## flow/config.mk

```make
export PLATFORM = sky130hd
export DESIGN_NAME = JAM
export DESIGN_NICKNAME = JAM
export VERILOG_FILES = /design/flow/design.v
export SDC_FILE = /design/flow/constraint.sdc
export NUM_CORES = 4
export LEC_CHECK = 0
export CAP_MARGIN = 20
export CELL_PAD_IN_SITES_DETAIL_PLACEMENT = 1
export CELL_PAD_IN_SITES_GLOBAL_PLACEMENT = 3
export CORE_ASPECT_RATIO = 0.96
export CORE_MARGIN = 5
export CORE_UTILIZATION = 26
export CTS_CLUSTER_DIAMETER = 355
export CTS_CLUSTER_SIZE = 99
export GPL_ROUTABILITY_DRIVEN = 1
export HOLD_SLACK_MARGIN = -0.08
export MAX_ROUTING_LAYER = met4
export MIN_ROUTING_LAYER = met2
export SLEW_MARGIN = 25
export TNS_END_PERCENT = 45
```

## flow/constraint.sdc

```tcl
create_clock -name core_clock -period 7.61 [get_ports {CLK}]
set_input_delay 1.5220 -clock core_clock [delete_from_list [all_inputs] [get_ports {CLK}]]
set_output_delay 1.5220 -clock core_clock [all_outputs]
set_load 0.01 [all_outputs]
```

## flow/design.v

```verilog
module JAM (
input CLK,
input RST,
output reg [2:0] W,
output reg [2:0] J,
input [6:0] Cost,
output [3:0] MatchCount,
output [9:0] MinCost,
output Valid );
parameter INIT  = 4'b0000;
parameter COMP  = 4'b0001;
parameter CHAN  = 4'b0010;
parameter FIND  = 4'b0011;
parameter EXCH  = 4'b0100;
parameter REV   = 4'b0101;
parameter GIVE  = 4'b0110;
parameter COUNT = 4'b0111;
parameter VALID = 4'b1000;
reg [3:0] curr_state;
reg [3:0] next_state;
parameter [0:3*128-1] mapTbl = {3'd7, 3'd6, 3'd5, 3'd6, 3'd4, 3'd6, 3'd5, 3'd6, 3'd3, 3'd6, 3'd5, 3'd6, 3'd4, 3'd6, 3'd5, 3'd6,
                            	3'd2, 3'd6, 3'd5, 3'd6, 3'd4, 3'd6, 3'd5, 3'd6, 3'd3, 3'd6, 3'd5, 3'd6, 3'd4, 3'd6, 3'd5, 3'd6,
                            	3'd1, 3'd6, 3'd5, 3'd6, 3'd4, 3'd6, 3'd5, 3'd6, 3'd3, 3'd6, 3'd5, 3'd6, 3'd4, 3'd6, 3'd5, 3'd6,
                	            3'd2, 3'd6, 3'd5, 3'd6, 3'd4, 3'd6, 3'd5, 3'd6, 3'd3, 3'd6, 3'd5, 3'd6, 3'd4, 3'd6, 3'd5, 3'd6,
                		  	    3'd0, 3'd6, 3'd5, 3'd6, 3'd4, 3'd6, 3'd5, 3'd6, 3'd3, 3'd6, 3'd5, 3'd6, 3'd4, 3'd6, 3'd5, 3'd6,
                			    3'd2, 3'd6, 3'd5, 3'd6, 3'd4, 3'd6, 3'd5, 3'd6, 3'd3, 3'd6, 3'd5, 3'd6, 3'd4, 3'd6, 3'd5, 3'd6,
                			    3'd1, 3'd6, 3'd5, 3'd6, 3'd4, 3'd6, 3'd5, 3'd6, 3'd3, 3'd6, 3'd5, 3'd6, 3'd4, 3'd6, 3'd5, 3'd6,
                				3'd2, 3'd6, 3'd5, 3'd6, 3'd4, 3'd6, 3'd5, 3'd6, 3'd3, 3'd6, 3'd5, 3'd6, 3'd4, 3'd6, 3'd5, 3'd6};
reg [0:6] compare;
reg [3:0] permutation [0:7];
reg [3:0] permutation_rot [0:7];
reg [3:0] permutation_ex [0:7];
reg [1:0] FIND_count;
wire [2:0] rot;
wire done;
reg [3:0] matchcount;
reg [9:0] mincost;
always@(posedge CLK) begin
	if(RST) curr_state <= INIT;
	else    curr_state <= next_state; 
end 
always@(*)begin
	case (curr_state)
	INIT  : next_state = COMP;
	COMP  : next_state = CHAN;  
	CHAN  : next_state = FIND;  
	FIND  : if(FIND_count==2) next_state = EXCH;  
	        else next_state = FIND;
	EXCH  : next_state = REV;  
	REV   : next_state = GIVE;  
	GIVE  : next_state = COUNT;
	COUNT : if(done) next_state = VALID;
			else next_state = COMP;
	VALID : next_state =  INIT;
	default : next_state = INIT;
	endcase
end
reg [3:0] count;
reg [9:0] cost;
reg start;
always@(posedge CLK) begin
	if(RST) start <= 0;
	else if(~RST) start <= 1;
	else start <= start;
end 
always@(posedge CLK) begin
	if(RST) begin
		W <= 0;
		J <= 0;
		count <= 1;
	end
	else begin
		W <= count >= 8 ? 0 : count;
		J <= permutation[count >= 8 ? 0 : count];
		if(count == 10) begin
			count <= 2;
			W <= 1;
			J <= permutation[1];
		end
		else begin
			count <= count + 1;
		end
	end
end
always@(posedge CLK) begin
	if(curr_state==INIT) begin
		mincost <= 10'd1023;
		matchcount <= 0;
		cost <= 0;
	end
	else if(start)begin
		cost <= cost + Cost;
		if(count == 10) begin
			if(cost < mincost)begin
				mincost <= cost;
				matchcount <= 1;
			end
			else if(cost == mincost)begin
				matchcount <= matchcount + 1;
			end
			cost <= 0;
		end
	end
end
assign MatchCount = matchcount;
assign MinCost = mincost;
always@(posedge CLK)begin
	if(curr_state == COMP) begin
		compare[6] <= permutation[6] < permutation[7];
		compare[5] <= permutation[5] < permutation[6];
		compare[4] <= permutation[4] < permutation[5];
		compare[3] <= permutation[3] < permutation[4];
		compare[2] <= permutation[2] < permutation[3];
		compare[1] <= permutation[1] < permutation[2];
		compare[0] <= permutation[0] < permutation[1];
	end
end
assign rot = mapTbl[compare*3+:3];
always @(posedge CLK) begin
	if(curr_state == CHAN) begin
  		permutation_rot[0] <= 0<=rot || (0>rot && permutation[0]<permutation[rot]) ? 8 : permutation[0];
  		permutation_rot[1] <= 1<=rot || (1>rot && permutation[1]<permutation[rot]) ? 8 : permutation[1];
  		permutation_rot[2] <= 2<=rot || (2>rot && permutation[2]<permutation[rot]) ? 8 : permutation[2];
  		permutation_rot[3] <= 3<=rot || (3>rot && permutation[3]<permutation[rot]) ? 8 : permutation[3];
  		permutation_rot[4] <= 4<=rot || (4>rot && permutation[4]<permutation[rot]) ? 8 : permutation[4];
  		permutation_rot[5] <= 5<=rot || (5>rot && permutation[5]<permutation[rot]) ? 8 : permutation[5];
  		permutation_rot[6] <= 6<=rot || (6>rot && permutation[6]<permutation[rot]) ? 8 : permutation[6];
  		permutation_rot[7] <= 7<=rot || (7>rot && permutation[7]<permutation[rot]) ? 8 : permutation[7];
  	end
end
reg [2:0] minIdx1;
reg [2:0] minIdx2;
reg [2:0] minIdx3;
reg [2:0] minIdx4;
reg [2:0] minIdx11;
reg [2:0] minIdx22;
reg [2:0] minIdx;
always@(posedge CLK)begin
	if(curr_state==INIT) begin
		FIND_count <= 0;
	end
	if(curr_state==FIND && FIND_count==0)begin
		minIdx4 <= permutation_rot[7] > permutation_rot[6] ? 6 : 7;
		minIdx3 <= permutation_rot[5] > permutation_rot[4] ? 4 : 5;
		minIdx2 <= permutation_rot[3] > permutation_rot[2] ? 2 : 3;
		minIdx1 <= permutation_rot[1] > permutation_rot[0] ? 0 : 1;
		FIND_count <= 1;
	end
	else if(curr_state==FIND && FIND_count==1)begin
		minIdx22 <= permutation_rot[minIdx4] > permutation_rot[minIdx3] ? minIdx3 : minIdx4;
		minIdx11 <= permutation_rot[minIdx2] > permutation_rot[minIdx1] ? minIdx1 : minIdx2;
		FIND_count <= 2;
	end
	else if(curr_state==FIND && FIND_count==2)begin
		minIdx <= permutation_rot[minIdx22] > permutation_rot[minIdx11] ? minIdx11 : minIdx22;
		FIND_count <= 0;
	end
	else begin
		FIND_count <= 0;
	end
end
always@(posedge CLK) begin
	if(curr_state==COMP) begin
		permutation_ex[0] <= permutation[0];
		permutation_ex[1] <= permutation[1];
		permutation_ex[2] <= permutation[2];
		permutation_ex[3] <= permutation[3];
		permutation_ex[4] <= permutation[4];
		permutation_ex[5] <= permutation[5];
		permutation_ex[6] <= permutation[6];
		permutation_ex[7] <= permutation[7];
	end
	else if(curr_state==EXCH) begin
		permutation_ex[rot] <= permutation[minIdx];
		permutation_ex[minIdx] <= permutation[rot];
	end
	else if(curr_state == REV)begin
		if(0>rot)
			permutation_ex[0] <= permutation_ex[7-(0-rot-1)];
		if(1>rot)
			permutation_ex[1] <= permutation_ex[7-(1-rot-1)];
		if(2>rot)
			permutation_ex[2] <= permutation_ex[7-(2-rot-1)];
		if(3>rot)
			permutation_ex[3] <= permutation_ex[7-(3-rot-1)];
		if(4>rot)
			permutation_ex[4] <= permutation_ex[7-(4-rot-1)];
		if(5>rot)
			permutation_ex[5] <= permutation_ex[7-(5-rot-1)];
		if(6>rot)
			permutation_ex[6] <= permutation_ex[7-(6-rot-1)];
		if(7>rot)
			permutation_ex[7] <= permutation_ex[7-(7-rot-1)];
	end
end
always@(posedge CLK)begin
	if(curr_state == INIT) begin
		permutation[0] <= 0;
		permutation[1] <= 1;
		permutation[2] <= 2;
		permutation[3] <= 3;
		permutation[4] <= 4;
		permutation[5] <= 5;
		permutation[6] <= 6;
		permutation[7] <= 7;
	end
	else if(curr_state == GIVE) begin
		permutation[0] <= permutation_ex[0];
		permutation[1] <= permutation_ex[1];
		permutation[2] <= permutation_ex[2];
		permutation[3] <= permutation_ex[3];
		permutation[4] <= permutation_ex[4];
		permutation[5] <= permutation_ex[5];
		permutation[6] <= permutation_ex[6];
		permutation[7] <= permutation_ex[7];
	end
end
assign done = compare==0;
assign Valid = (curr_state == VALID);
endmodule
```

## flow/run.sh

```bash
#!/bin/bash
# the make line also repeats each setting of config.mk as NAME=value (left out here)
make -C /OpenROAD-flow-scripts/flow DESIGN_CONFIG=/design/flow/config.mk WORK_HOME=/design/flow/orfs CLKGATE_MAP_FILE= finish
```

==> results_slide.txt, run 1 <==
Key Metrics from the Run

Status
  • Result of the run: complete, no violations

Floorplanning
  • Standard cell core area: 53300 um2
  • Row Count: 83
  • Overall die height: 237 um
  • Effective utilization at floorplan: 26.2%
  • Width of the chip: 246 um
  • Area of the die: 58400 um2
  • Number of top-level pins: 30

Pwr
  • Seq pwr: 0.968 mW
  • Clock Power: 0.934 mW
  • Maximum vdd ir drop: 119 uV
  • Net switching component of the power: 0.651 mW
  • Comb pwr share: 11.5%
  • Combinational Power: 0.246 mW
  • Net switching share of the total power: 30.3%
  • Pwr per Cell Area: 136 nW/um2
  • Sequential share of power: 45.1%
  • Internal power: 1.50 mW
  • Clock power share: 43.5%
  • Lkg Pwr: 6.13 nW
  • Dominant power group: sequential cells

Final layout
  • Total non-filler cell area in the finished layout: 15800 um2
  • Fin nets: 1716
  • Syn-to-layout area delta: 13.5%
  • Number of fillers in the final layout: 6163
  • Final core utilization: 29.7%

Setup path
  • Maximum fanout along the worst path: 17
  • Buf+Inv Stages, Crit Path: 6
  • Sort of element at the end of the critical path: flop
  • Worst-path cell with the longest stage delay: or3_1
  • R2R cell count: 26
  • Most used cell, CP: ha_1
  • Worst R2R Setup Slack: 0.30 ns
  • Worst path top cell family by delay: simple AND/OR/NAND/NOR gates
  • Endpoint of the most critical register-to-register path: permutation_rot[4][1]
  • Launching element type of the critical path: flop
  • Category of the most critical setup path: flop to flop
  • Critical Path AT: 7.47 ns
  • CP peak stage delay: 0.59 ns
  • Number of gates on the worst path with buffers counted: 26
  • CP startpoint: compare[3]
  • Required time of the critical path: 7.77 ns
  • Reg2Reg Launch Point: compare[3]
  • Critical path destination: permutation_rot[4][1]

STA
  • Maximum clock frequency: 137 MHz
  • Final hold viol count: 0
  • Setup tns final: 0 ns
  • Count of final setup violators: 0
  • Max-slew violation count: 0
  • Setup repair after global routing missed its margin: yes
  • Worst Clk Skew: 0.0237 ns
  • Post-layout period usage: 96.0%
  • Worst Tran Pin Value: 1.10 ns
  • Post-layout min period: 7.31 ns
  • Slew headroom: 26.9%

Routing
  • Drt pass-1 iters: 6
  • Total wirelength of the detailed-routed design: 64800 um
  • Number of antenna-violating nets in the routed design: 0
  • Drt first-iter violations: 2681
  • DRC violations left: 0
  • Per-cell routed wire length: 27.8 um
  • Vias per std cell: 7.62
  • Vias after detailed routing: 17800

Logic synthesis
  • Multiplexer area fraction after synthesis: 10.4%
  • Post-Syn Instances: 1575
  • Mapped Nets: 1708
  • Unique cell types: 106
  • Fraction of the mapped netlist area in compound gates: 23.4%
  • Sequential element share of the synthesized area: 29.0%
  • Flip-flops with a built-in enable: 82
  • Cell type with the largest total area after synthesis: edfxtp_1
  • Area of the synthesized netlist per yosys stat: 13900 um2
  • Area contributors post-synth: edfxtp_1 18%, dfxtp_1 11%, ha_1 11%
  • Total of warnings raised by yosys: 3
  • Most common library cells after synthesis: 127 x nand2_1, 121 x ha_1, 109 x nor2_1, 98 x inv_1, 91 x a21oi_1
  • Average size of a mapped cell: 8.86 um2
  • Prevailing post-synth register cell: edfxtp_1
  • Most popular library cell in the synthesized design by count: nand2_1
  • Dominant combinational cell family by area after synthesis: AND-OR/OR-AND gates
  • Flip-flop and latch count after synthesis: 161
  • Ys cells: 1575
  • Post-synthesis share of cell area spent on xor and xnor gates: 1.68%
  • Simple Share, Synth: 18.0%
  • Adder and majority gate portion of the synthesized area: 11.3%
  • Async set-or-reset flop fraction in the synthesized netlist: 0%
  • Netlist area before placement: 13900 um2
  • Largest type area fraction: 17.7%

Job
  • Total of max-cap violations: 0
  • OpenROAD warning count: 45

Worst hold path
  • Min-delay src: curr_state[1]
  • Hold Path Sink: curr_state[0]
  • HP Class: flop to flop
  • Hold path cells: 1

Placed design
  • Global placement routability congestion: 0.982
  • Half-perimeter wire length after detailed placement: 47700 um
  • Count of buffers inserted at the top-level ports: 29
  • Placed standard-cell area: 15100 um2

Clock network
  • Clock-pin slew of the registers on the worst-case setup and hold paths: 0.09 ns
  • Clock sinks: 161
  • TritonCTS clock tree: built
  • Clk ins delay skew pair: 0.48 ns
  • Post-CTS Setup Inserts: 0
  • H-tree Lvls: 4
  • Number of clock buffers inserted by TritonCTS: 17
  • Clock buffer depth: 2
  • CTS Root Cell: clkbuf_16

GRT
  • Total grt overflow: 0
  • Antenna violations before repair: 3
  • Via count of the first global-routing pass: 20400
  • Wire length of the first global-routing pass: 94700 um
  • Maximum number of pins on one net before global-route repair: 43
  • Overall global routing resource usage: 34.1%
cell type report:
class / instances / area (um2) / area share [%]
Antenna cell: 13 / 32.5 / 0.206
Clock buffer: 18 / 450 / 2.85
Clock inverter: 14 / 150 / 0.949
Inverter: 106 / 403 / 2.55
Multi-Input combinational cell: 1214 / 9140 / 57.8
Sequential cell: 161 / 4050 / 25.6
Tap cell: 722 / 903 / 5.71
Timing Repair Buffer: 83 / 703 / 4.44
layer usage:
layer | routed length, um | track usage, % | up-vias
li1 | - | - | 5921
met1 | 0 | - | 5960
met2 | 32100 | 38.1 | 5490
met3 | 28800 | 48.4 | 388
met4 | 3910 | 4.58 | 0
met5 | 0 | - | -
metrics by stage:
| step | instances | hold slack, ns | setup slack (ns) | power, mW |
|---|---|---|---|---|
| final | 2331 | 0.446 | 0.303 | 2.15 |
| after global routing | 2330 | 0.472 | -0.00598 | 2.23 |
| after CTS | 2318 | 0.458 | 0.141 | 2.15 |
| after detailed placement | 2286 | 0.438 | 0.182 | 1.22 |
| after global placement | 2286 | 0.429 | 0.235 | 1.22 |
| after floorplan | 1575 | 0.424 | 0.818 | 1.14 |
timing repair:
item | 4_1_cts | 5_1_grt
hold buffers | 0 | 0
setup endpoints to repair | 0 | 32
gates resized | 0 | 22
endpoints found under the hold margin | 0 | 0
==> run 2: changes to the inputs <==
- CAP_MARGIN: 20 -> 10
- CELL_PAD_IN_SITES_DETAIL_PLACEMENT: 1 -> default
- CORE_ASPECT_RATIO: 0.96 -> 1.29
- CORE_MARGIN: 5 -> 9
- CORE_UTILIZATION: 26 -> 44
- CTS_CLUSTER_DIAMETER: 355 -> 327
- CTS_CLUSTER_SIZE: 99 -> default
- GPL_ROUTABILITY_DRIVEN: 1 -> default
- HOLD_SLACK_MARGIN: -0.08 -> 0.11
- MIN_ROUTING_LAYER: met2 -> met1
- SETUP_SLACK_MARGIN: default -> 0.78
- SLEW_MARGIN: 25 -> 15
- TNS_END_PERCENT: 45 -> 55
- clock period: 7.61 -> 8.35 ns (I/O delays scaled with it)
==> results_slide.txt, run 2 <==
Key Metrics from the Run

Final layout
  • Fin nets: 1693
  • Final core utilization: 48.8%
  • Filler-free cell count of the finished design: 1985
  • Total non-filler cell area in the finished layout: 15200 um2
  • Syn-to-layout area delta: 8.73%

Clock network
  • Clock buffer depth: 2
  • Clk ins delay skew pair: 0.47 ns
  • Number of clock buffers inserted by TritonCTS: 17
  • H-tree Lvls: 4
  • CTS Root Cell: clkbuf_16
  • Clock sinks: 161
  • Number of hold buffers added after CTS: 0
  • TritonCTS clock tree: built
  • Clock-pin slew of the registers on the worst-case setup and hold paths: 0.07 ns

STA
  • Setup tns final: 0 ns
  • Maximum clock frequency: 137 MHz
  • Worst Tran Pin Value: 1.13 ns
  • Post-layout period usage: 87.3%
  • Slew headroom: 23.8%
  • Setup repair after global routing missed its margin: no
  • Worst hold margin: 0.455 ns
  • Count of final setup violators: 0
  • Worst Clk Skew: 0.0156 ns
  • Setup WS post-layout: 1.06 ns
  • Final hold viol count: 0
  • Post-layout min period: 7.29 ns
  • Max-slew violation count: 0

Placed design
  • Half-perimeter wire length after detailed placement: 37700 um
  • Pre-CTS setup slack: 0.331 ns
  • Global placement routability congestion: 0.967
  • Placed standard-cell area: 14500 um2
  • Count of buffers inserted at the top-level ports: 29
  • Dpl cells: 1947

Pwr
  • Dominant power group: sequential cells
  • Seq pwr: 0.880 mW
  • Internal power: 1.35 mW
  • Net switching share of the total power: 28.9%
  • Pwr per Cell Area: 125 nW/um2
  • Overall power of the completed layout: 1.90 mW
  • Maximum vdd ir drop: 139 uV
  • Comb pwr share: 10.9%
  • Lkg Pwr: 5.98 nW
  • Clock Power: 0.809 mW
  • Combinational Power: 0.207 mW
  • Sequential share of power: 46.4%
  • Net switching component of the power: 0.547 mW
  • Clock power share: 42.7%

Routing
  • Per-cell routed wire length: 25.5 um
  • Drt pass-1 iters: 8
  • Vias after detailed routing: 12900
  • Total wirelength of the detailed-routed design: 50700 um
  • Number of antenna-violating nets in the routed design: 0
  • Drt first-iter violations: 1207
  • Diodes inserted: 0
  • Vias per std cell: 6.48
  • DRC violations left: 0

GRT
  • Total grt overflow: 0
  • Overall global routing resource usage: 26.8%
  • Antenna violations before repair: 0
  • Wire length of the first global-routing pass: 76900 um
  • Via count of the first global-routing pass: 12400
  • Maximum number of pins on one net before global-route repair: 43

Setup path
  • Number of gates on the worst path with buffers counted: 23
  • Required time of the critical path: 8.57 ns
  • Maximum fanout along the worst path: 30
  • Category of the most critical setup path: flop to flop
  • CP peak stage delay: 0.70 ns
  • Critical path destination: permutation_rot[3][1]
  • Worst path top cell family by delay: AND-OR/OR-AND gates
  • R2R cell count: 23
  • Cell Chain, Critical Path: buf_4 > ha_1 > fa_1 > buf_4 > nor2_1 > o311a_1 > a2111oi_2 > nor3_1 > o21a_1 > a211o_1 > or3_1 > clkinv_4 > ha_1 > nor2_1 > o221ai_2 > or2_4 > a31o_2 > ha_1 > a21o_1 > a21oi_1 > nand2b_1 > a211o_1 > and3_1
  • Most used cell, CP: ha_1
  • Worst R2R Setup Slack: 1.06 ns
  • Reg2Reg Launch Point: compare[6]
  • Launching element type of the critical path: flop
  • Buf+Inv Stages, Crit Path: 3
  • Endpoint of the most critical register-to-register path: permutation_rot[3][1]
  • Critical Path AT: 7.50 ns
  • CP startpoint: compare[6]
  • Worst-path cell with the longest stage delay: fa_1
  • Sort of element at the end of the critical path: flop

Floorplanning
  • Area of the die: 38500 um2
  • Number of top-level pins: 30
  • Standard cell core area: 31100 um2
  • Row Count: 73
  • Effective utilization at floorplan: 44.9%
  • Overall die height: 220 um
  • Width of the chip: 175 um

Logic synthesis
  • Ys cells: 1575
  • Dominant combinational cell family by area after synthesis: AND-OR/OR-AND gates
  • Sequential element share of the synthesized area: 29.0%
  • Mapped Nets: 1708
  • Area of the synthesized netlist per yosys stat: 13900 um2
  • Async set-or-reset flop fraction in the synthesized netlist: 0%
  • Netlist area before placement: 13900 um2
  • Unique cell types: 106
  • Adder and majority gate portion of the synthesized area: 11.3%
  • Total of warnings raised by yosys: 3
  • Cell type with the largest total area after synthesis: edfxtp_1
  • Most popular library cell in the synthesized design by count: nand2_1
  • Largest type area fraction: 17.7%
  • Most common library cells after synthesis: 127 x nand2_1, 121 x ha_1, 109 x nor2_1, 98 x inv_1, 91 x a21oi_1
  • Average size of a mapped cell: 8.86 um2
  • Post-Syn Instances: 1575
  • Simple Share, Synth: 18.0%
  • Flip-flops with a built-in enable: 82
  • Area contributors post-synth: edfxtp_1 18%, dfxtp_1 11%, ha_1 11%
  • Post-synthesis share of cell area spent on xor and xnor gates: 1.68%
  • Prevailing post-synth register cell: edfxtp_1
  • Fraction of the mapped netlist area in compound gates: 23.4%
  • Multiplexer area fraction after synthesis: 10.4%
  • Flip-flop and latch count after synthesis: 161

Worst hold path
  • Hold path cells: 1
  • Hold Path Sink: curr_state[0]
  • Min-delay src: curr_state[1]
  • HP Class: flop to flop

Job
  • Total of max-cap violations: 0
  • OpenROAD warning count: 46

Status
  • Result of the run: complete, no violations
## run 2: per-layer routing
layer / routed length (um) / vias to the layer above / track usage, %
li1: - / 5921 / -
met1: 20500 / 6223 / 31.1
met2: 24100 / 559 / 43.6
met3: 3260 / 164 / 4.35
met4: 2900 / 0 / 15.0
met5: 0 / - / -
## run 2: final cells by class
type	instances	area [um2]
flip-flops and latches	161	4050
multi-input cells	1214	9070
fillers	2996	15900
inverters	106	403
clock inverters	15	181
clock buffers	17	425
repair buffers	60	523
well taps	412	515
## run 2: what timing repair did
item,CTS,global route
gates cloned,0,0
endpoints found under the setup margin,14,21
buffers inserted,6,0
resized,2,7
==> run 3: changes to the inputs <==
- CAP_MARGIN: 10 -> 20
- CELL_PAD_IN_SITES_GLOBAL_PLACEMENT: 3 -> default
- CORE_ASPECT_RATIO: 1.29 -> default
- CORE_MARGIN: 9 -> 2
- CORE_UTILIZATION: 44 -> 65
- CTS_CLUSTER_DIAMETER: 327 -> 42
- HOLD_SLACK_MARGIN: 0.11 -> default
- MAX_ROUTING_LAYER: met4 -> default
- MIN_ROUTING_LAYER: met1 -> default
- SETUP_SLACK_MARGIN: 0.78 -> default
- SLEW_MARGIN: 15 -> 20
- TNS_END_PERCENT: 55 -> default
- clock period: 8.35 -> 5.3 ns (I/O delays scaled with it)
==> results_slide.txt, run 3 <==
Implementation Results

Logic synthesis
  • Average size of a mapped cell: 8.86 um2
  • Flip-flop and latch count after synthesis: 161
  • Prevailing post-synth register cell: edfxtp_1
  • Area of the synthesized netlist per yosys stat: 13900 um2
  • Post-synthesis share of cell area spent on xor and xnor gates: 1.68%
  • Mapped Nets: 1708
  • Unique cell types: 106
  • Netlist area before placement: 13900 um2
  • Area contributors post-synth: edfxtp_1 18%, dfxtp_1 11%, ha_1 11%
  • Most common library cells after synthesis: 127 x nand2_1, 121 x ha_1, 109 x nor2_1, 98 x inv_1, 91 x a21oi_1
  • Adder and majority gate portion of the synthesized area: 11.3%
  • Multiplexer area fraction after synthesis: 10.4%
  • Post-Syn Instances: 1575
  • Most popular library cell in the synthesized design by count: nand2_1
  • Fraction of the mapped netlist area in compound gates: 23.4%
  • Ys cells: 1575
  • Largest type area fraction: 17.7%
  • Dominant combinational cell family by area after synthesis: AND-OR/OR-AND gates
  • Async set-or-reset flop fraction in the synthesized netlist: 0%
  • Total of warnings raised by yosys: 3
  • Simple Share, Synth: 18.0%
  • Flip-flops with a built-in enable: 82
  • Sequential element share of the synthesized area: 29.0%
  • Cell type with the largest total area after synthesis: edfxtp_1

Floorplanning
  • Width of the chip: 150 um
  • Standard cell core area: 21000 um2
  • Number of top-level pins: 30
  • Area of the die: 22600 um2
  • Overall die height: 150 um
  • Effective utilization at floorplan: 66.4%
  • Row Count: 53

Placed design
  • Half-perimeter wire length after detailed placement: 37400 um
  • Global placement routability congestion: 1.04
  • Dpl cells: 2017
  • Count of buffers inserted at the top-level ports: 29

Status
  • Result of the run: aborted with a tool error
  • Error that ended the run: [ERROR GRT-0232] Routing congestion too high. Check the congestion heatmap in the GUI.
  • Failed at: global routing

GRT
  • Overall global routing resource usage: 77.0%
  • Total grt overflow: 3

Clock network
  • Clock sinks: 161
  • H-tree Lvls: 4
  • Clock buffer depth: 2
  • Number of clock buffers inserted by TritonCTS: 17
  • CTS Root Cell: clkbuf_16
-- run 3: per-layer routing --
metal,GRT overflow,track usage (%)
met5,0,46.4
met4,2,68.8
met3,0,67.2
met2,1,89.1
met1,0,78.8
-- run 3: timing repair --
| action | 4_1_cts |
|---|---|
| gates cloned | 1 |
| buffers inserted | 38 |
| pin swaps | 87 |
| resized | 142 |
| hold buffers | 0 |
| setup endpoints to repair | 62 |
-- run 3: through the flow --
step	setup TNS (ns)	utilization, %	setup WS, ns	area (um2)	hold slack (ns)
detailed placement	-25.01	76.9	-0.792	16200	0.424
floorplan	-14.04	-	-0.610	14300	0.424
global placement	-17.81	76.9	-0.661	16200	0.419
CTS	-12.04	84.9	-0.445	17800	0.443
==> run 4: changes to the inputs <==
- CAP_MARGIN: 20 -> 0
- CORE_UTILIZATION: 65 -> 72
- CTS_CLUSTER_DIAMETER: 42 -> default
- PLACE_DENSITY: default -> 0.64
- SETUP_SLACK_MARGIN: default -> 1.44
- clock period: 5.3 -> 4.97 ns (I/O delays scaled with it)
==> results_slide.txt, run 4 <==
Implementation Results

Placed design
  • Count of buffers inserted at the top-level ports: 29
  • Dpl cells: 2002
  • Global placement routability congestion: 1.05
  • Half-perimeter wire length after detailed placement: 38000 um
  • Placed standard-cell area: 16200 um2

Logic synthesis
  • Prevailing post-synth register cell: edfxtp_1
  • Fraction of the mapped netlist area in compound gates: 23.4%
  • Largest type area fraction: 17.7%
  • Area contributors post-synth: edfxtp_1 18%, dfxtp_1 11%, ha_1 11%
  • Cell type with the largest total area after synthesis: edfxtp_1
  • Flip-flops with a built-in enable: 82
  • Average size of a mapped cell: 8.86 um2
  • Adder and majority gate portion of the synthesized area: 11.3%
  • Area of the synthesized netlist per yosys stat: 13900 um2
  • Ys cells: 1575
  • Flip-flop and latch count after synthesis: 161
  • Simple Share, Synth: 18.0%
  • Unique cell types: 106
  • Async set-or-reset flop fraction in the synthesized netlist: 0%
  • Total of warnings raised by yosys: 3
  • Mapped Nets: 1708
  • Sequential element share of the synthesized area: 29.0%
  • Netlist area before placement: 13900 um2
  • Most common library cells after synthesis: 127 x nand2_1, 121 x ha_1, 109 x nor2_1, 98 x inv_1, 91 x a21oi_1
  • Post-Syn Instances: 1575
  • Most popular library cell in the synthesized design by count: nand2_1
  • Post-synthesis share of cell area spent on xor and xnor gates: 1.68%
  • Dominant combinational cell family by area after synthesis: AND-OR/OR-AND gates
  • Multiplexer area fraction after synthesis: 10.4%

Floorplanning
  • Width of the chip: 143 um
  • Effective utilization at floorplan: 74.1%
  • Area of the die: 20500 um2
  • Standard cell core area: 18800 um2
  • Overall die height: 143 um
  • Number of top-level pins: 30
  • Row Count: 50

Clock network
  • CTS Root Cell: clkbuf_16
  • Clock buffer depth: 2
  • H-tree Lvls: 4
  • Clock sinks: 161
  • Number of clock buffers inserted by TritonCTS: 17
  • Number of hold buffers added after CTS: 0

Status
  • Result of the run: aborted with a tool error
  • Failed at: global routing
  • Error that ended the run: [ERROR GRT-0116] Global routing finished with congestion. Check the congestion regions in the DRC Viewer.

GRT
  • Overall global routing resource usage: 87.3%
  • Total grt overflow: 306
[run 4: layer usage]
layer,GRT overflow,GRT usage (%)
met1,3,86.0
met2,177,101
met3,14,76.3
met4,109,89.5
met5,3,41.9
[run 4: metrics by stage]
step | hold slack, ns | setup slack, ns
floorplan | 0.424 | -0.940
global placement | 0.442 | -1.10
detailed placement | 0.434 | -1.39
CTS | 0.464 | -0.836
[run 4: repair_timing]
item                                    in CTS
buffers inserted                            48
pin swaps                                   91
endpoints found under the setup margin      96
gates cloned                                 3
gates resized                              231
==> run 5: changes to the inputs <==
- CAP_MARGIN: 0 -> 10
- CELL_PAD_IN_SITES_GLOBAL_PLACEMENT: default -> 3
- CORE_ASPECT_RATIO: default -> 1.29
- CORE_MARGIN: 2 -> 9
- CORE_UTILIZATION: 72 -> 26
- CTS_CLUSTER_DIAMETER: default -> 327
- HOLD_SLACK_MARGIN: default -> 0.11
- MIN_ROUTING_LAYER: default -> met1
- PLACE_DENSITY: 0.64 -> default
- SETUP_SLACK_MARGIN: 1.44 -> 0.78
- SLEW_MARGIN: 20 -> 15
- TNS_END_PERCENT: default -> 55
- clock period: 4.97 -> 7.64 ns (I/O delays scaled with it)
==> results_slide.txt, run 5 <==
Key Metrics from the Run

Logic synthesis
  • Average size of a mapped cell: 8.86 um2
  • Largest type area fraction: 17.7%
  • Total of warnings raised by yosys: 3
  • Dominant combinational cell family by area after synthesis: AND-OR/OR-AND gates
  • Area contributors post-synth: edfxtp_1 18%, dfxtp_1 11%, ha_1 11%
  • Fraction of the mapped netlist area in compound gates: 23.4%
  • Adder and majority gate portion of the synthesized area: 11.3%
  • Multiplexer area fraction after synthesis: 10.4%
  • Most common library cells after synthesis: 127 x nand2_1, 121 x ha_1, 109 x nor2_1, 98 x inv_1, 91 x a21oi_1
  • Unique cell types: 106
  • Cell type with the largest total area after synthesis: edfxtp_1
  • Flip-flops with a built-in enable: 82
  • Flip-flop and latch count after synthesis: 161
  • Most popular library cell in the synthesized design by count: nand2_1
  • Post-Syn Instances: 1575
  • Sequential element share of the synthesized area: 29.0%
  • Simple Share, Synth: 18.0%
  • Prevailing post-synth register cell: edfxtp_1
  • Async set-or-reset flop fraction in the synthesized netlist: 0%
  • Netlist area before placement: 13900 um2
  • Post-synthesis share of cell area spent on xor and xnor gates: 1.68%
  • Mapped Nets: 1708
  • Ys cells: 1575
  • Area of the synthesized netlist per yosys stat: 13900 um2

Final layout
  • Syn-to-layout area delta: 15.1%
  • Number of fillers in the final layout: 5652
  • Fin nets: 1738

Status
  • Result of the run: complete, no violations

Pwr
  • Net switching share of the total power: 28.5%
  • Combinational Power: 0.238 mW
  • Internal power: 1.45 mW
  • Clock Power: 0.829 mW
  • Overall power of the completed layout: 2.03 mW
  • Dominant power group: sequential cells
  • Comb pwr share: 11.7%
  • Seq pwr: 0.963 mW
  • Maximum vdd ir drop: 157 uV
  • Clock power share: 40.8%
  • Pwr per Cell Area: 126 nW/um2
  • Net switching component of the power: 0.577 mW
  • Lkg Pwr: 6.22 nW
  • Sequential share of power: 47.4%

Floorplanning
  • Standard cell core area: 53100 um2
  • Area of the die: 62400 um2
  • Overall die height: 281 um
  • Number of top-level pins: 30
  • Row Count: 96
  • Width of the chip: 222 um
  • Effective utilization at floorplan: 26.3%

Setup path
  • Number of gates on the worst path with buffers counted: 24
  • Worst-path cell with the longest stage delay: edfxtp_1
  • Endpoint of the most critical register-to-register path: permutation_rot[3][2]
  • Maximum fanout along the worst path: 12
  • R2R cell count: 24
  • Critical Path AT: 6.86 ns
  • CP startpoint: compare[4]
  • Critical path destination: permutation_rot[3][2]
  • CP peak stage delay: 0.43 ns
  • Launching element type of the critical path: flop
  • Required time of the critical path: 7.86 ns
  • Category of the most critical setup path: flop to flop
  • Worst path top cell family by delay: AND-OR/OR-AND gates
  • Most used cell, CP: ha_1
  • Cell Chain, Critical Path: ha_1 > inv_1 > ha_1 > and2b_2 > o22a_4 > xnor2_4 > buf_4 > mux2_4 > a311o_1 > a311oi_1 > and4_2 > nand2_8 > ha_2 > nor2_1 > o221ai_2 > or2_0 > buf_4 > a31o_4 > ha_1 > a21o_1 > a21oi_2 > nand2b_1 > a211o_1 > and3_1
  • Buf+Inv Stages, Crit Path: 3
  • Reg2Reg Launch Point: compare[4]
  • Sort of element at the end of the critical path: flop
  • Worst R2R Setup Slack: 1.0 ns

Clock network
  • Clock sinks: 161
  • H-tree Lvls: 4
  • CTS Root Cell: clkbuf_16
  • Number of hold buffers added after CTS: 0
  • Clk ins delay skew pair: 0.46 ns
  • Clock buffer depth: 2
  • Clock-pin slew of the registers on the worst-case setup and hold paths: 0.07 ns
  • Number of clock buffers inserted by TritonCTS: 17
  • TritonCTS clock tree: built

Routing
  • Drt pass-1 iters: 7
  • Vias after detailed routing: 12800
  • Vias per std cell: 5.55
  • Number of antenna-violating nets in the routed design: 0
  • Drt first-iter violations: 933
  • Per-cell routed wire length: 25.9 um
  • Diodes inserted: 0
  • DRC violations left: 0
  • Total wirelength of the detailed-routed design: 59600 um

GRT
  • Total grt overflow: 0
  • Wire length of the first global-routing pass: 89000 um
  • Antenna violations before repair: 0
  • Overall global routing resource usage: 18.9%
  • Maximum number of pins on one net before global-route repair: 41
  • Via count of the first global-routing pass: 12800

Worst hold path
  • Hold Path Sink: curr_state[0]
  • Min-delay src: curr_state[1]
  • Hold path cells: 1
  • HP Class: flop to flop

Placed design
  • Pre-CTS setup slack: 0.0265 ns
  • Count of buffers inserted at the top-level ports: 29
  • Half-perimeter wire length after detailed placement: 45500 um
  • Global placement routability congestion: 0.922

STA
  • Setup WS post-layout: 0.996 ns
  • Setup tns final: 0 ns
  • Post-layout period usage: 87.0%
  • Slew headroom: 32.6%
  • Maximum clock frequency: 151 MHz
  • Worst Tran Pin Value: 1.01 ns
  • Final hold viol count: 0
  • Max-slew violation count: 0
  • Worst Clk Skew: 0.0117 ns
  • Count of final setup violators: 0
  • Setup repair after global routing missed its margin: no
  • Post-layout min period: 6.64 ns

Job
  • Total of max-cap violations: 0
  • OpenROAD warning count: 44
run 5: cell type report:
| type | instances | area, um2 | area share (%) |
|---|---|---|---|
| inverter | 106 | 409 | 2.55 |
| multi-input combinational | 1215 | 9320 | 58.1 |
| sequential | 161 | 4050 | 25.2 |
| timing repair buffer | 104 | 886 | 5.52 |
| clock inverter | 14 | 106 | 0.662 |
| tap | 686 | 858 | 5.35 |
| clock buffer | 18 | 429 | 2.67 |
run 5: routing by layer:
metal | wire, um | GRT usage [%] | part of all wire [%]
met5 | 0 | 0 | 0
met4 | 2410 | 7.81 | 4.0
met3 | 2150 | 2.13 | 3.6
met2 | 30700 | 34.4 | 51
met1 | 24400 | 22.1 | 41
run 5: timing repair:
| action | in CTS | in global routing |
|---|---|---|
| pin swaps | 3 | 10 |
| setup buffers | 4 | 17 |
| gates resized | 18 | 36 |
| endpoints found under the setup margin | 33 | 36 |
| gates cloned | 1 | 0 |
run 5: per-stage QoR:
step                      util (%)  instances  area, um2  hold slack [ns]
final                         30.2       2304      16100            0.444
after global routing          30.2       2304      16100            0.463
after CTS                     29.6       2287      15700            0.450
after detailed placement      28.3       2250      15000            0.429
after global placement        28.3       2250      15000            0.429
after floorplan                  -       1575      13900            0.424
==> run 6: changes to the inputs <==
- ABC_AREA: default -> 1
- CAP_MARGIN: 10 -> 20
- CELL_PAD_IN_SITES_GLOBAL_PLACEMENT: 3 -> default
- CORE_ASPECT_RATIO: 1.29 -> default
- CORE_MARGIN: 9 -> 2
- CORE_UTILIZATION: 26 -> 72
- CTS_CLUSTER_DIAMETER: 327 -> default
- HOLD_SLACK_MARGIN: 0.11 -> default
- MIN_ROUTING_LAYER: met1 -> default
- PLACE_DENSITY_LB_ADDON: default -> 0.19
- SETUP_SLACK_MARGIN: 0.78 -> default
- SLEW_MARGIN: 15 -> 20
- TNS_END_PERCENT: 55 -> default
- clock period: 7.64 -> 4.11 ns (I/O delays scaled with it)
==> results_slide.txt, run 6 <==
Implementation Results

Logic synthesis
  • Async set-or-reset flop fraction in the synthesized netlist: 0%
  • Average size of a mapped cell: 7.19 um2
  • Largest type area fraction: 19.5%
  • Flip-flop and latch count after synthesis: 161
  • Fraction of the mapped netlist area in compound gates: 20.9%
  • Post-Syn Instances: 1752
  • Multiplexer area fraction after synthesis: 0%
  • Area of the synthesized netlist per yosys stat: 12600 um2
  • Unique cell types: 62
  • Most common library cells after synthesis: 381 x nand2_1, 241 x inv_1, 160 x o21ai_0, 137 x nand3_1, 132 x a21oi_1
  • Cell type with the largest total area after synthesis: edfxtp_1
  • Sequential element share of the synthesized area: 32.1%
  • Adder and majority gate portion of the synthesized area: 12.5%
  • Dominant combinational cell family by area after synthesis: simple AND/OR/NAND/NOR gates
  • Ys cells: 1752
  • Most popular library cell in the synthesized design by count: nand2_1
  • Simple Share, Synth: 23.9%
  • Netlist area before placement: 12600 um2
  • Flip-flops with a built-in enable: 82
  • Area contributors post-synth: edfxtp_1 20%, dfxtp_1 13%, ha_1 12%
  • Total of warnings raised by yosys: 3
  • Mapped Nets: 1885
  • Post-synthesis share of cell area spent on xor and xnor gates: 0.914%
  • Prevailing post-synth register cell: edfxtp_1

Placed design
  • Global placement routability congestion: 1.21
  • Placed standard-cell area: 14300 um2
  • Count of buffers inserted at the top-level ports: 29
  • Half-perimeter wire length after detailed placement: 33500 um

Status
  • Result of the run: aborted with a tool error
  • Error that ended the run: [ERROR GRT-0116] Global routing finished with congestion. Check the congestion regions in the DRC Viewer.
  • Failed at: global routing

GRT
  • Total grt overflow: 18
  • Overall global routing resource usage: 72.5%

Clock network
  • Number of clock buffers inserted by TritonCTS: 17
  • CTS Root Cell: clkbuf_16
  • H-tree Lvls: 4
  • Clock buffer depth: 2
  • Clock sinks: 161
  • Number of hold buffers added after CTS: 0

Floorplanning
  • Standard cell core area: 17200 um2
  • Number of top-level pins: 30
  • Effective utilization at floorplan: 73.3%
  • Area of the die: 18600 um2
  • Width of the chip: 136 um
  • Overall die height: 136 um
  • Row Count: 48
run 6: per-stage QoR:
step           setup slack [ns]  std cells
4_1_cts                  -0.554       2143
3_5_place_dp             -0.695       2079
3_3_place_gp             -0.495       2079
2_1_floorplan            -0.399       1752
run 6: timing repair:
item | CTS
resized | 171
pin swaps | 51
setup endpoints to repair | 96
buffers inserted | 29
cloned | 5
run 6: routing by layer:
| layer | global-route usage (%) | GRT overflow |
|---|---|---|
| met4 | 64.6 | 14 |
| met1 | 75.5 | 0 |
| met2 | 88.1 | 3 |
| met5 | 25.3 | 0 |
| met3 | 58.3 | 1 |
==> run 7: changes to the inputs <==
- CAP_MARGIN: 20 -> 40
- CORE_UTILIZATION: 72 -> 66
- CTS_CLUSTER_DIAMETER: default -> 82
- HOLD_SLACK_MARGIN: default -> 0.3
- PLACE_DENSITY_LB_ADDON: 0.19 -> default
- SETUP_SLACK_MARGIN: default -> -0.28
- clock period: 4.11 -> 4.19 ns (I/O delays scaled with it)
==> results_slide.txt, run 7 <==
Key Metrics from the Run

GRT
  • Via count of the first global-routing pass: 13300
  • Overall global routing resource usage: 45.6%
  • Total grt overflow: 0
  • Wire length of the first global-routing pass: 70600 um
  • Antenna violations before repair: 1
  • Maximum number of pins on one net before global-route repair: 64

Logic synthesis
  • Most common library cells after synthesis: 381 x nand2_1, 241 x inv_1, 160 x o21ai_0, 137 x nand3_1, 132 x a21oi_1
  • Area contributors post-synth: edfxtp_1 20%, dfxtp_1 13%, ha_1 12%
  • Netlist area before placement: 12600 um2
  • Ys cells: 1752
  • Area of the synthesized netlist per yosys stat: 12600 um2
  • Cell type with the largest total area after synthesis: edfxtp_1
  • Total of warnings raised by yosys: 3
  • Simple Share, Synth: 23.9%
  • Unique cell types: 62
  • Prevailing post-synth register cell: edfxtp_1
  • Average size of a mapped cell: 7.19 um2
  • Flip-flops with a built-in enable: 82
  • Fraction of the mapped netlist area in compound gates: 20.9%
  • Flip-flop and latch count after synthesis: 161
  • Mapped Nets: 1885
  • Most popular library cell in the synthesized design by count: nand2_1
  • Post-Syn Instances: 1752
  • Sequential element share of the synthesized area: 32.1%
  • Dominant combinational cell family by area after synthesis: simple AND/OR/NAND/NOR gates
  • Largest type area fraction: 19.5%
  • Async set-or-reset flop fraction in the synthesized netlist: 0%
  • Multiplexer area fraction after synthesis: 0%
  • Adder and majority gate portion of the synthesized area: 12.5%
  • Post-synthesis share of cell area spent on xor and xnor gates: 0.914%

Worst hold path
  • HP Class: flop to flop
  • Hold path cells: 1
  • Min-delay src: curr_state[1]
  • Hold Path Sink: curr_state[0]

STA
  • Max-slew violation count: 0
  • Setup WS post-layout: -0.888 ns
  • Worst Clk Skew: 0.0149 ns
  • Post-layout min period: 5.08 ns
  • Setup repair after global routing missed its margin: yes
  • Count of final setup violators: 96
  • Slew headroom: 47.7%
  • Post-layout period usage: 121%
  • Maximum clock frequency: 197 MHz
  • Final hold viol count: 0
  • Worst Tran Pin Value: 0.782 ns
  • Worst hold margin: 0.462 ns

Status
  • Result of the run: finished with violations
  • List of failed layout checks: negative setup slack

Setup path
  • Launching element type of the critical path: flop
  • Number of gates on the worst path with buffers counted: 34
  • CP peak stage delay: 0.40 ns
  • CP startpoint: compare[2]
  • R2R cell count: 34
  • Sort of element at the end of the critical path: flop
  • Reg2Reg Launch Point: compare[2]
  • Required time of the critical path: 4.46 ns
  • Endpoint of the most critical register-to-register path: permutation_rot[0][0]
  • Maximum fanout along the worst path: 8
  • Critical path destination: permutation_rot[0][0]
  • Worst path top cell family by delay: simple AND/OR/NAND/NOR gates
  • Critical Path AT: 5.35 ns
  • Worst R2R Setup Slack: -0.89 ns
  • Most used cell, CP: nand2_1
  • Category of the most critical setup path: flop to flop
  • Buf+Inv Stages, Crit Path: 9
  • Worst-path cell with the longest stage delay: edfxtp_1

Routing
  • Per-cell routed wire length: 23.0 um
  • DRC violations left: 0
  • Vias after detailed routing: 14700
  • Drt pass-1 iters: 10
  • Drt first-iter violations: 2246
  • Vias per std cell: 6.75
  • Diodes inserted: 0
  • Total wirelength of the detailed-routed design: 49900 um
  • Number of antenna-violating nets in the routed design: 0

Clock network
  • H-tree Lvls: 4
  • Number of clock buffers inserted by TritonCTS: 17
  • Clk ins delay skew pair: 0.45 ns
  • CTS Root Cell: clkbuf_16
  • TritonCTS clock tree: built
  • Clock-pin slew of the registers on the worst-case setup and hold paths: 0.07 ns
  • Clock sinks: 161
  • Clock buffer depth: 2
  • Number of hold buffers added after CTS: 0

Final layout
  • Filler-free cell count of the finished design: 2173
  • Fin nets: 2059
  • Syn-to-layout area delta: 28.5%

Floorplanning
  • Standard cell core area: 18700 um2
  • Effective utilization at floorplan: 67.3%
  • Number of top-level pins: 30
  • Overall die height: 142 um
  • Row Count: 50
  • Width of the chip: 142 um
  • Area of the die: 20200 um2

Pwr
  • Comb pwr share: 14.0%
  • Dominant power group: sequential cells
  • Net switching component of the power: 1.10 mW
  • Net switching share of the total power: 27.8%
  • Seq pwr: 1.73 mW
  • Clock power share: 42.2%
  • Maximum vdd ir drop: 302 uV
  • Internal power: 2.86 mW
  • Clock Power: 1.67 mW
  • Pwr per Cell Area: 245 nW/um2
  • Lkg Pwr: 7.25 nW
  • Sequential share of power: 43.8%
  • Combinational Power: 0.554 mW
  • Overall power of the completed layout: 3.96 mW

Placed design
  • Global placement routability congestion: 1.08
  • Count of buffers inserted at the top-level ports: 29
  • Half-perimeter wire length after detailed placement: 33300 um
  • Dpl cells: 2100

Job
  • Total of max-cap violations: 0
  • OpenROAD warning count: 49
==> run 7: cell type report <==
type,count,area (um2)
Clock buffer,18,429
Clock inverter,14,179
Fill cell,1019,2510
Inverter,257,1000
Multi-Input combinational cell,1283,8460
Sequential cell,161,4040
Tap cell,234,293
Timing Repair Buffer,203,1760
Timing Repair inverter,3,25.0
==> run 7: what timing repair did <==
action	4_1_cts	5_1_grt
hold endpoints to repair	0	0
endpoints found under the setup margin	79	96
buffers inserted	19	32
gates cloned	2	1
resized	60	182
pin swaps	28	68
==> run 7: per-layer routing <==
| metal | routed length (um) | GRT usage, % | up-vias |
|---|---|---|---|
| met5 | 13 | 0 | - |
| met4 | 4600 | 32.0 | 2 |
| met3 | 7240 | 13.0 | 428 |
| met2 | 21200 | 70.1 | 1204 |
| met1 | 16900 | 55.3 | 6689 |
| li1 | - | - | 6339 |
==> run 7: per-stage QoR <==
step | setup TNS [ns] | area [um2] | utilization (%) | setup WS [ns]
after global routing | -63.46 | 16200 | 86.6 | -1.06
after CTS | -23.49 | 15400 | 82.1 | -0.468
final | -43.64 | 16200 | 86.6 | -0.888
after floorplan | -10.13 | 13000 | - | -0.319
after detailed placement | -36.84 | 14400 | 76.7 | -0.683
after global placement | -26.00 | 14300 | 76.6 | -0.514
==> run 8: changes to the inputs <==
- CAP_MARGIN: 40 -> 20
- CORE_UTILIZATION: 66 -> 72
- CTS_CLUSTER_DIAMETER: 82 -> default
- HOLD_SLACK_MARGIN: 0.3 -> default
- PLACE_DENSITY: default -> 0.36
- SETUP_SLACK_MARGIN: -0.28 -> default
- clock period: 4.19 -> 6.82 ns (I/O delays scaled with it)
==> results_slide.txt, run 8 <==
Key Metrics from the Run

Status
  • Result of the run: complete, no violations

Logic synthesis
  • Area of the synthesized netlist per yosys stat: 12600 um2
  • Area contributors post-synth: edfxtp_1 20%, dfxtp_1 13%, ha_1 12%
  • Async set-or-reset flop fraction in the synthesized netlist: 0%
  • Prevailing post-synth register cell: edfxtp_1
  • Average size of a mapped cell: 7.19 um2
  • Largest type area fraction: 19.5%
  • Flip-flops with a built-in enable: 82
  • Netlist area before placement: 12600 um2
  • Mapped Nets: 1885
  • Most common library cells after synthesis: 381 x nand2_1, 241 x inv_1, 160 x o21ai_0, 137 x nand3_1, 132 x a21oi_1
  • Dominant combinational cell family by area after synthesis: simple AND/OR/NAND/NOR gates
  • Adder and majority gate portion of the synthesized area: 12.5%
  • Most popular library cell in the synthesized design by count: nand2_1
  • Flip-flop and latch count after synthesis: 161
  • Post-Syn Instances: 1752
  • Cell type with the largest total area after synthesis: edfxtp_1
  • Post-synthesis share of cell area spent on xor and xnor gates: 0.914%
  • Sequential element share of the synthesized area: 32.1%
  • Unique cell types: 62
  • Ys cells: 1752
  • Simple Share, Synth: 23.9%
  • Fraction of the mapped netlist area in compound gates: 20.9%
  • Total of warnings raised by yosys: 3
  • Multiplexer area fraction after synthesis: 0%

Setup path
  • Endpoint of the most critical register-to-register path: permutation_rot[2][0]
  • Worst R2R Setup Slack: 0.43 ns
  • CP peak stage delay: 0.51 ns
  • Required time of the critical path: 7.02 ns
  • Worst-path cell with the longest stage delay: edfxtp_1
  • Launching element type of the critical path: flop
  • Number of gates on the worst path with buffers counted: 34
  • Sort of element at the end of the critical path: flop
  • Most used cell, CP: nand2_1
  • Buf+Inv Stages, Crit Path: 6
  • Reg2Reg Launch Point: compare[6]
  • R2R cell count: 34
  • Critical Path AT: 6.58 ns
  • CP startpoint: compare[6]
  • Category of the most critical setup path: flop to flop
  • Worst path top cell family by delay: simple AND/OR/NAND/NOR gates
  • Critical path destination: permutation_rot[2][0]
  • Maximum fanout along the worst path: 32

GRT
  • Maximum number of pins on one net before global-route repair: 34
  • Antenna violations before repair: 1
  • Wire length of the first global-routing pass: 66500 um
  • Via count of the first global-routing pass: 12500
  • Total grt overflow: 0
  • Overall global routing resource usage: 47.6%

Routing
  • Total wirelength of the detailed-routed design: 43700 um
  • Vias after detailed routing: 13600
  • Drt pass-1 iters: 10
  • DRC violations left: 0
  • Vias per std cell: 6.78
  • Per-cell routed wire length: 21.9 um
  • Number of antenna-violating nets in the routed design: 0
  • Drt first-iter violations: 2275
  • Diodes inserted: 0

Clock network
  • TritonCTS clock tree: built
  • H-tree Lvls: 4
  • Clock buffer depth: 2
  • CTS Root Cell: clkbuf_16
  • Post-CTS Setup Inserts: 0
  • Number of clock buffers inserted by TritonCTS: 17
  • Clk ins delay skew pair: 0.46 ns
  • Clock-pin slew of the registers on the worst-case setup and hold paths: 0.07 ns
  • Clock sinks: 161
  • Post-CTS sizing: 0
  • Number of hold buffers added after CTS: 0

Final layout
  • Fin nets: 1896
  • Final core utilization: 79.3%
  • Syn-to-layout area delta: 8.20%
  • Number of fillers in the final layout: 1161
  • Area used by multi-input combinational logic: 7340 um2
  • Storage cell area: 4040 um2

Pwr
  • Combinational Power: 0.267 mW
  • Clock power share: 42.9%
  • Maximum vdd ir drop: 190 uV
  • Internal power: 1.67 mW
  • Sequential share of power: 45.7%
  • Net switching share of the total power: 28.1%
  • Lkg Pwr: 6.30 nW
  • Dominant power group: sequential cells
  • Pwr per Cell Area: 171 nW/um2
  • Comb pwr share: 11.5%
  • Net switching component of the power: 0.655 mW
  • Clock Power: 0.998 mW
  • Seq pwr: 1.06 mW

STA
  • Worst Tran Pin Value: 1.27 ns
  • Count of final setup violators: 0
  • Maximum clock frequency: 157 MHz
  • Max-slew violation count: 0
  • Setup repair after global routing missed its margin: no
  • Worst Clk Skew: 0.0132 ns
  • Setup tns final: 0 ns
  • Post-layout period usage: 93.7%
  • Slew headroom: 14.8%
  • Post-layout min period: 6.39 ns
  • Final hold viol count: 0

Floorplanning
  • Area of the die: 18600 um2
  • Standard cell core area: 17200 um2
  • Overall die height: 136 um
  • Effective utilization at floorplan: 73.3%
  • Width of the chip: 136 um
  • Row Count: 48
  • Number of top-level pins: 30

Placed design
  • Half-perimeter wire length after detailed placement: 31000 um
  • Count of buffers inserted at the top-level ports: 29
  • Global placement routability congestion: 1.11

Worst hold path
  • Hold Path Sink: curr_state[0]
  • HP Class: flop to flop
  • Hold path cells: 1
  • Min-delay src: curr_state[1]

Job
  • OpenROAD warning count: 46
  • Total of max-cap violations: 0
[run 8: metal layers]
metal	up-vias	global-route usage, %	wire length (um)
met5	-	0	0
met4	0	29.9	3570
met3	359	16.1	6380
met2	1136	71.6	18600
met1	6060	58.6	15200
li1	6019	-	-
[run 8: per-stage QoR]
stage                     hold slack (ns)  area, um2  power [mW]  setup WS, ns  cells
after floorplan                     0.407      12600        1.25          1.71   1752
after global placement              0.419      13000        1.32         0.845   1969
after detailed placement            0.439      13000        1.33         0.678   1969
after CTS                           0.449      13600        2.30         0.495   2001
after global routing                0.446      13600        2.37        0.0701   2001
final                               0.446      13600        2.33         0.433   2001
[run 8: layout make-up]
type / instances / area share [%]
multi-input cells: 1283 / 53.9
flip-flops and latches: 161 / 29.7
inverters: 257 / 7.08
clock buffers: 20 / 3.67
repair buffers: 43 / 2.90
well taps: 225 / 2.07
clock inverters: 12 / 0.762
==> run 9: changes to the inputs <==
- CORE_UTILIZATION: 72 -> 62
- CTS_CLUSTER_SIZE: default -> 95
- clock period: 6.82 -> 3.57 ns (I/O delays scaled with it)
==> results_slide.txt, run 9 <==
Key Metrics from the Run

Status
  • Result of the run: finished with violations
  • List of failed layout checks: negative setup slack

Routing
  • Per-cell routed wire length: 23.9 um
  • Number of antenna-violating nets in the routed design: 0
  • Diodes inserted: 0
  • Drt first-iter violations: 2409
  • Total wirelength of the detailed-routed design: 53400 um
  • Drt pass-1 iters: 10
  • DRC violations left: 0
  • Vias after detailed routing: 14800
  • Vias per std cell: 6.64

Setup path
  • Critical Path AT: 5.37 ns
  • Endpoint of the most critical register-to-register path: permutation_rot[3][0]
  • Worst path top cell family by delay: simple AND/OR/NAND/NOR gates
  • Category of the most critical setup path: flop to flop
  • Required time of the critical path: 3.75 ns
  • Reg2Reg Launch Point: compare[1]
  • R2R cell count: 31
  • Critical path destination: permutation_rot[3][0]
  • Worst R2R Setup Slack: -1.62 ns
  • Number of gates on the worst path with buffers counted: 31
  • CP peak stage delay: 0.53 ns
  • Maximum fanout along the worst path: 7
  • Sort of element at the end of the critical path: flop
  • CP startpoint: compare[1]
  • Worst-path cell with the longest stage delay: fa_1
  • Launching element type of the critical path: flop
  • Most used cell, CP: nand2_4
  • Buf+Inv Stages, Crit Path: 7

Placed design
  • Global placement routability congestion: 1.09
  • Placed standard-cell area: 14600 um2
  • Half-perimeter wire length after detailed placement: 34300 um
  • Count of buffers inserted at the top-level ports: 29

GRT
  • Total grt overflow: 0
  • Maximum number of pins on one net before global-route repair: 34
  • Wire length of the first global-routing pass: 75800 um
  • Via count of the first global-routing pass: 13800
  • Antenna violations before repair: 1
  • Overall global routing resource usage: 45.7%

Logic synthesis
  • Area of the synthesized netlist per yosys stat: 12600 um2
  • Dominant combinational cell family by area after synthesis: simple AND/OR/NAND/NOR gates
  • Area contributors post-synth: edfxtp_1 20%, dfxtp_1 13%, ha_1 12%
  • Cell type with the largest total area after synthesis: edfxtp_1
  • Flip-flops with a built-in enable: 82
  • Total of warnings raised by yosys: 3
  • Ys cells: 1752
  • Post-synthesis share of cell area spent on xor and xnor gates: 0.914%
  • Multiplexer area fraction after synthesis: 0%
  • Most common library cells after synthesis: 381 x nand2_1, 241 x inv_1, 160 x o21ai_0, 137 x nand3_1, 132 x a21oi_1
  • Simple Share, Synth: 23.9%
  • Mapped Nets: 1885
  • Fraction of the mapped netlist area in compound gates: 20.9%
  • Largest type area fraction: 19.5%
  • Netlist area before placement: 12600 um2
  • Post-Syn Instances: 1752
  • Adder and majority gate portion of the synthesized area: 12.5%
  • Most popular library cell in the synthesized design by count: nand2_1
  • Flip-flop and latch count after synthesis: 161
  • Async set-or-reset flop fraction in the synthesized netlist: 0%
  • Sequential element share of the synthesized area: 32.1%
  • Average size of a mapped cell: 7.19 um2
  • Prevailing post-synth register cell: edfxtp_1
  • Unique cell types: 62

Floorplanning
  • Effective utilization at floorplan: 62.7%
  • Standard cell core area: 20100 um2
  • Area of the die: 21500 um2
  • Number of top-level pins: 30
  • Width of the chip: 147 um
  • Row Count: 52
  • Overall die height: 147 um

Worst hold path
  • HP Class: flop to flop
  • Hold path cells: 2
  • Min-delay src: curr_state[8]
  • Hold Path Sink: curr_state[1]

STA
  • Count of final setup violators: 96
  • Final hold viol count: 0
  • Setup repair after global routing missed its margin: yes
  • Setup WS post-layout: -1.62 ns
  • Post-layout period usage: 145%
  • Max-slew violation count: 0
  • Worst Tran Pin Value: 0.986 ns
  • Worst Clk Skew: 0.00903 ns
  • Maximum clock frequency: 193 MHz
  • Setup tns final: -116.49 ns
  • Post-layout min period: 5.19 ns
  • Slew headroom: 34.2%

Pwr
  • Dominant power group: sequential cells
  • Clock Power: 1.80 mW
  • Lkg Pwr: 7.57 nW
  • Pwr per Cell Area: 266 nW/um2
  • Clock power share: 39.9%
  • Internal power: 3.24 mW
  • Seq pwr: 2.04 mW
  • Net switching component of the power: 1.28 mW
  • Comb pwr share: 15.1%
  • Sequential share of power: 45.0%
  • Maximum vdd ir drop: 332 uV
  • Combinational Power: 0.684 mW
  • Net switching share of the total power: 28.3%
  • Overall power of the completed layout: 4.52 mW

Clock network
  • H-tree Lvls: 4
  • CTS Root Cell: clkbuf_16
  • Number of hold buffers added after CTS: 0
  • TritonCTS clock tree: built
  • Clock sinks: 161
  • Clock buffer depth: 2
  • Number of clock buffers inserted by TritonCTS: 17
  • Clock-pin slew of the registers on the worst-case setup and hold paths: 0.07 ns
  • Clk ins delay skew pair: 0.44 ns

Job
  • OpenROAD warning count: 49
  • Total of max-cap violations: 0

Final layout
  • Fin nets: 2085
  • Total non-filler cell area in the finished layout: 17000 um2
  • Syn-to-layout area delta: 34.9%
## run 9: layout make-up
type | instances | area, um2
multi-input cells | 1284 | 8870
inverters | 257 | 1040
repair buffers | 229 | 2130
clock inverters | 9 | 68.8
clock buffers | 23 | 490
flip-flops and latches | 161 | 4040
repair inverters | 2 | 17.5
fillers | 1168 | 3110
well taps | 270 | 338
## run 9: stage by stage
step / instances / setup WS [ns] / hold slack, ns / utilization [%]
2_1_floorplan: 1752 / -0.938 / 0.407 / -
3_3_place_gp: 2145 / -1.14 / 0.425 / 72.8
3_5_place_dp: 2145 / -1.25 / 0.441 / 72.8
4_1_cts: 2220 / -1.08 / 0.451 / 80.9
5_1_grt: 2235 / -1.70 / 0.476 / 84.5
6_report: 2235 / -1.62 / 0.449 / 84.5
## run 9: repair_timing
| item | CTS | global route |
|---|---|---|
| pin swaps | 76 | 73 |
| resized | 179 | 155 |
| cloned | 4 | 2 |
| endpoints found under the hold margin | 0 | 0 |
| buffers inserted | 40 | 20 |
| endpoints found under the setup margin | 96 | 96 |
## run 9: per-layer routing
metal | global-route usage [%] | wire, um
met1 | 55.8 | 18000
met2 | 70.0 | 22300
met3 | 13.9 | 7760
met4 | 29.8 | 5230
met5 | 0 | 13
==> run 10: changes to the inputs <==
- CORE_UTILIZATION: 62 -> 72
- CTS_CLUSTER_SIZE: 95 -> 96
- TNS_END_PERCENT: default -> 5
- clock period: 3.57 -> 3.5 ns (I/O delays scaled with it)
==> results_slide.txt, run 10 <==
Implementation Results

Floorplanning
  • Overall die height: 136 um
  • Effective utilization at floorplan: 73.3%
  • Area of the die: 18600 um2
  • Row Count: 48
  • Standard cell core area: 17200 um2
  • Number of top-level pins: 30
  • Width of the chip: 136 um

Logic synthesis
  • Cell type with the largest total area after synthesis: edfxtp_1
  • Dominant combinational cell family by area after synthesis: simple AND/OR/NAND/NOR gates
  • Async set-or-reset flop fraction in the synthesized netlist: 0%
  • Adder and majority gate portion of the synthesized area: 12.5%
  • Multiplexer area fraction after synthesis: 0%
  • Area contributors post-synth: edfxtp_1 20%, dfxtp_1 13%, ha_1 12%
  • Simple Share, Synth: 23.9%
  • Post-synthesis share of cell area spent on xor and xnor gates: 0.914%
  • Post-Syn Instances: 1752
  • Largest type area fraction: 19.5%
  • Flip-flop and latch count after synthesis: 161
  • Netlist area before placement: 12600 um2
  • Sequential element share of the synthesized area: 32.1%
  • Mapped Nets: 1885
  • Unique cell types: 62
  • Most popular library cell in the synthesized design by count: nand2_1
  • Most common library cells after synthesis: 381 x nand2_1, 241 x inv_1, 160 x o21ai_0, 137 x nand3_1, 132 x a21oi_1
  • Average size of a mapped cell: 7.19 um2
  • Ys cells: 1752
  • Fraction of the mapped netlist area in compound gates: 20.9%
  • Prevailing post-synth register cell: edfxtp_1
  • Total of warnings raised by yosys: 3
  • Flip-flops with a built-in enable: 82
  • Area of the synthesized netlist per yosys stat: 12600 um2

Placed design
  • Global placement routability congestion: 1.13
  • Half-perimeter wire length after detailed placement: 32900 um
  • Pre-CTS setup slack: -1.35 ns
  • Count of buffers inserted at the top-level ports: 29

Clock network
  • Number of clock buffers inserted by TritonCTS: 17
  • H-tree Lvls: 4
  • Clock buffer depth: 2
  • Clock sinks: 161
  • CTS Root Cell: clkbuf_16

Status
  • Result of the run: aborted with a tool error
  • Error that ended the run: [ERROR GRT-0232] Routing congestion too high. Check the congestion heatmap in the GUI.
  • Failed at: global routing

GRT
  • Total grt overflow: 18
  • Overall global routing resource usage: 74.3%
-- run 10: metal layers --
| layer | GRT overflow | GRT usage, % |
|---|---|---|
| met5 | 0 | 27.2 |
| met2 | 8 | 88.5 |
| met3 | 0 | 63.9 |
| met4 | 10 | 66.1 |
| met1 | 0 | 76.1 |
-- run 10: through the flow --
| step | instances | area [um2] | setup TNS, ns | utilization (%) | power [mW] |
|---|---|---|---|---|---|
| CTS | 2139 | 15500 | -87.23 | 90.2 | 4.55 |
| detailed placement | 2093 | 14400 | -102.50 | 83.9 | 2.65 |
| global placement | 2093 | 14400 | -86.66 | 83.9 | 2.63 |
| floorplan | 1752 | 13000 | -66.70 | - | 2.46 |
-- run 10: what timing repair did --
item	in CTS
gates resized	110
pin swaps	39
buffers inserted	11
gates cloned	3
hold buffers	0
endpoints found under the setup margin	96
No activity file was given, so power comes from the tool's default toggle rates.
